run A:
Design ws2812_top, start of the top module:
module ws2812_top(input clk, input reset, input spi_valid, input spi_data, output led);
clock: 23.0 ns
lec_check: 0
cap_margin: 30
cell_pad_in_sites_detail_placement: 0
cell_pad_in_sites_global_placement: 3
core_aspect_ratio: 0.94
core_margin: 8
core_utilization: 54
gpl_routability_driven: 1
max_routing_layer: met4
min_routing_layer: met1
place_density_lb_addon: 0.2
setup_slack_margin: 3.36
slew_margin: 20
run.sh (not shown) runs the stock make flow with config.mk's settings and CLKGATE_MAP_FILE=.
#### Input delta (run B over run A)
Settings: changing CORE_UTILIZATION from 54 to 53; changing PLACE_DENSITY_LB_ADDON from 0.2 to 0.01; removing MAX_ROUTING_LAYER (formerly met4); removing CELL_PAD_IN_SITES_DETAIL_PLACEMENT (formerly 0); removing MIN_ROUTING_LAYER (formerly met1); removing CELL_PAD_IN_SITES_GLOBAL_PLACEMENT (formerly 3); changing CORE_MARGIN from 8 to 2; removing CORE_ASPECT_RATIO (formerly 0.94); changing CAP_MARGIN from 30 to 20; changing SETUP_SLACK_MARGIN from 3.36 to 3.04; changing the clock period (ns, I/O delays scaled along) from 23.0 to 11.3.
==> results <==
Diff run B..run A | proportion of cell area occupied by registers | negligible. Longest individual stage delay on the worst path: run B and run A compared, lower one is run A. Compared with run A, run B has less setup slack.
Input changes introduced in run C (baseline for comparison: run B):
Settings: putting PLACE_DENSITY at 0.6 where nothing was set; clearing GPL_ROUTABILITY_DRIVEN, which used to be 1; clearing PLACE_DENSITY_LB_ADDON, which used to be 0.01; clearing SETUP_SLACK_MARGIN, which used to be 3.04; swapping 53 for 45 in CORE_UTILIZATION; swapping 11.3 for 48.9 in the clock period (ns, I/O delays scaled along).
- Between run C and run B, the combinational cell area excluding buffers and inverters figures differ only marginally.
- Per the comparison of run C with run B, wire length on met2 climbed 4.5%, setup slack climbed 30250 ps, clock network area share barely changed.
> inputs changed (run C -> run D)
Settings: TNS_END_PERCENT now 10, previously not set; CORE_UTILIZATION now 71, was 45; PLACE_DENSITY now 0.42, was 0.6; ABC_AREA now 1, previously not set; the clock period (ns, I/O delays scaled along) now 8.17, was 48.9.
Results
Run D ended with more overall fraction of global-route tracks in use than run C. Taking run C as the reference, in run D number of iterations in the first detailed-routing pass up 1, maximum number of pins on one net before global-route repair up about 3%, average via count per standard cell up 4.6%. From run C to run D the numbers moved as follows: synthesized chip area reported by yosys up about 5%; wire length up about 6%; part of the total power dissipated in combinational logic up 2.3 points. Taking run C as the reference, in run D non-clock buffer count lower; utilization picked up an extra 27 points; first-pass GRT wire length +9.0%.

ws2812_top again, from the RTL that the note above started with.
Settings: LEC_CHECK=0, ABC_AREA=0, CAP_MARGIN=25, CELL_PAD_IN_SITES_DETAIL_PLACEMENT=0, CELL_PAD_IN_SITES_GLOBAL_PLACEMENT=2, CORE_ASPECT_RATIO=1.65, CORE_MARGIN=2, CORE_UTILIZATION=24, CTS_CLUSTER_DIAMETER=290, GPL_TIMING_DRIVEN=1, MAX_ROUTING_LAYER=met4, PLACE_DENSITY=0.6, SETUP_SLACK_MARGIN=1.32, SLEW_MARGIN=0, TNS_END_PERCENT=30; clock period 9.57 ns.
The baseline went through all stages and came out clean.
Change:
- ABC_AREA: 0 -> not set
- CAP_MARGIN: 25 -> 20
- CELL_PAD_IN_SITES_DETAIL_PLACEMENT: 0 -> not set
- CELL_PAD_IN_SITES_GLOBAL_PLACEMENT: 2 -> not set
- CORE_ASPECT_RATIO: 1.65 -> not set
- CORE_UTILIZATION: 24 -> 72
- CTS_CLUSTER_DIAMETER: 290 -> not set
- CTS_CLUSTER_SIZE: not set -> 10
- GPL_TIMING_DRIVEN: 1 -> not set
- MAX_ROUTING_LAYER: met4 -> not set
- SETUP_SLACK_MARGIN: 1.32 -> 2.24
- SLEW_MARGIN: 0 -> 35
- TNS_END_PERCENT: 30 -> not set
- clock period: 9.57 -> 7.51 ns (I/O delays scaled with it)
What happened: Synthesized cell count does not change. Die area came out lower by 66%. Cell area falls by about 5%. Non-clock buffer count drops by 63. Worst setup slack gets worse by 1.4 ns.
Change:
- CORE_UTILIZATION: 72 -> 70
- CTS_CLUSTER_SIZE: 10 -> 61
- PLACE_DENSITY: 0.6 -> not set
- PLACE_DENSITY_LB_ADDON: not set -> 0.0
- SETUP_SLACK_MARGIN: 2.24 -> 2.21
- SLEW_MARGIN: 35 -> 20
Clock-buffer cell count went down by 35.
Utilization went down by 2.2 points.
Final cell count went up slightly.
Global-route usage went down by 0.47 points.
Setup slack got worse by 0.15 ns.
Cell area barely changes.
Clock power went up slightly.
Change:
- CORE_ASPECT_RATIO: not set -> 0.71
- CORE_UTILIZATION: 70 -> 72
- CTS_CLUSTER_SIZE: 61 -> 72
- GPL_ROUTABILITY_DRIVEN: not set -> 1
- SETUP_SLACK_MARGIN: 2.21 -> -0.38
Die size fell by a few percent.
Via count is about the same.
Clock skew fell by 0.0066 ns.

Setup of run 1:
Starting RTL as in the previous note.
clock: 10.2 ns
lec_check: 0
abc_area: 1
cap_margin: 30
core_aspect_ratio: 1.32
core_margin: 2
core_utilization: 72
cts_cluster_diameter: 353
cts_cluster_size: 10
hold_slack_margin: 0.29
place_density_lb_addon: 0.2
setup_slack_margin: 2.98
slew_margin: 20
Run 1: full flow OK, the timing, design-rule and antenna checks passed
--- input diff run 1..run 2 ---
Settings: PLACE_DENSITY: unset -> 0.6; HOLD_SLACK_MARGIN: 0.29 -> unset; SETUP_SLACK_MARGIN: 2.98 -> 2.24; CTS_CLUSTER_DIAMETER: 353 -> 88; PLACE_DENSITY_LB_ADDON: 0.2 -> unset; SLEW_MARGIN: 20 -> 40; CAP_MARGIN: 30 -> 20; ABC_AREA: 1 -> unset; CORE_ASPECT_RATIO: 1.32 -> unset; the clock period (ns, I/O delays scaled along): 10.2 -> 7.51.
Area after detailed placement on run 2 is down relative to run 1.
Of run 2 and run 1, it is run 2 that has the higher final clock period utilization by the worst path.
Comparing run 1 and run 2, the lower post-route core utilization is on run 1.
Run 2 -> run 1: flip-flop and latch count after synthesis delta 0, exact match
Run 1 → run 2: final hold violation count flat; clock-pin slew of the registers on the worst-case setup and hold paths flat; share of synthesized area spent on multiplexers up 13 points.
--- input diff run 2..run 3 ---
Settings: clearing CTS_CLUSTER_SIZE, which used to be 10; swapping 2.24 for 2.2 in SETUP_SLACK_MARGIN; swapping 88 for 213 in CTS_CLUSTER_DIAMETER; swapping 40 for 20 in SLEW_MARGIN.
### Flow results
The higher number of CTS-inserted buffers of run 2 and run 3 is in run 2.
Per the comparison of run 3 with run 2, number of antenna violations at the first check in global routing down 4, layout overhead on the synthesized area flat.
Chip area in the Yosys report: run 2 vs run 3 — no meaningful difference
Total combinational power ends up lower on run 3.
Edits applied to the flow inputs when going from run 3 to run 4:
Settings: CTS_CLUSTER_DIAMETER: 213 -> unset; PLACE_DENSITY_LB_ADDON: unset -> 0.0; TNS_END_PERCENT: unset -> 5; SETUP_SLACK_MARGIN: 2.2 -> 2.15; GPL_ROUTABILITY_DRIVEN: unset -> 1; PLACE_DENSITY: 0.6 -> unset; CTS_CLUSTER_SIZE: unset -> 72.
Notes after the runs:
- Relative to run 3, the insertion delay to the later sink of the worst-skew pair of run 4 is lower by 0.02 ns.
- Run 4 against run 3: worst-margin pin slew moved up; final hold slack was more or less identical.
- Worst-case setup slack after placement: run 4 vs run 3 down 0.038 ns
- Comparing run 3 with run 4, the sequential portion of the cell area came out essentially unchanged.
- Part of the cycle the worst path needs in run 4 is 3.0 points above run 3.
- Final-layout clock buffer total, run 3 and run 4: higher on run 4
- Internal power consumption: run 4 vs run 3 up 260 uW
- Run 4 reached the final stage; the timing, design-rule and antenna checks on its layout passed.
- Against run 3, run 4 comes in about 2% higher on power in combinational cells.
- Diff run 4..run 3 | largest clock skew in the final design | negligible
- In the tables for run 3 and run 4, met3 usage in global routing reads lower with run 3.
Input changes introduced in run 5 (baseline for comparison: run 4):
Settings: CTS_CLUSTER_SIZE changed from 72 to 26; TNS_END_PERCENT removed (was 5); SETUP_SLACK_MARGIN changed from 2.15 to 2.21; GPL_ROUTABILITY_DRIVEN removed (was 1); CORE_UTILIZATION changed from 72 to 70.
==> comparison <==
- Of run 4 and run 5, the lower worst setup slack belongs to run 4.
- Diff run 4 and run 5: number of cells traversed by the worst register-to-register path higher in run 4
- Run 4 -> run 5: cell count listed in synth_stat.txt delta 0, exact match
- | sequential power | run 5 vs run 4 | ≈ equal |
- [compare] base=run 4 new=run 5: count of clock-buffer cells in the layout has decreased; synthesized cell count has remained practically unchanged; chip area has increased.
- Length of the first detailed-routing pass in iterations, run 4 and run 5, higher one = run 4.
- Number of max-cap violations: run 5 vs run 4, no meaningful difference
- As far as count of plain and timing-repair buffers goes, run 5 and run 4 are indistinguishable; the numbers are identical.
- Taking run 4 as the reference point, the global-route usage of run 5 falls by 0.27 points.
- The final layout from run 5, which completed every stage, passed the timing, design-rule and antenna checks at the end of the flow.
The following lists how run 6 was set up differently from run 5:
Settings: CTS_CLUSTER_SIZE: 26 -> unset; PLACE_DENSITY: unset -> 0.6; PLACE_DENSITY_LB_ADDON: 0.0 -> unset; SETUP_SLACK_MARGIN: 2.21 -> 2.24; CORE_UTILIZATION: 70 -> 72.
==> comparison <==
- [compare] base=run 5 new=run 6: insertion delay to the later sink of the worst-skew pair was more or less identical, critical path depth went up by 1, initial antenna violation count went down by 6.
- NOTE: final worst setup slack in run 6 exceeds that of run 5
- Measured against each other, run 5 and run 6 differ in final cell count, the higher figure coming from run 5.
- Compared run 5 against run 6; final net count within noise.
- On cell area after synthesis, run 5 tracks run 6 almost exactly.
- On via count, run 5 tracks run 6 almost exactly.
- The routed metal-1 wire length was comparable across run 5 and run 6.
- In the metrics for run 5 and run 6, the one carrying the higher post-layout period usage of the worst path is run 5.
Power figures rest on the tool's default switching activity, not on a simulated workload.
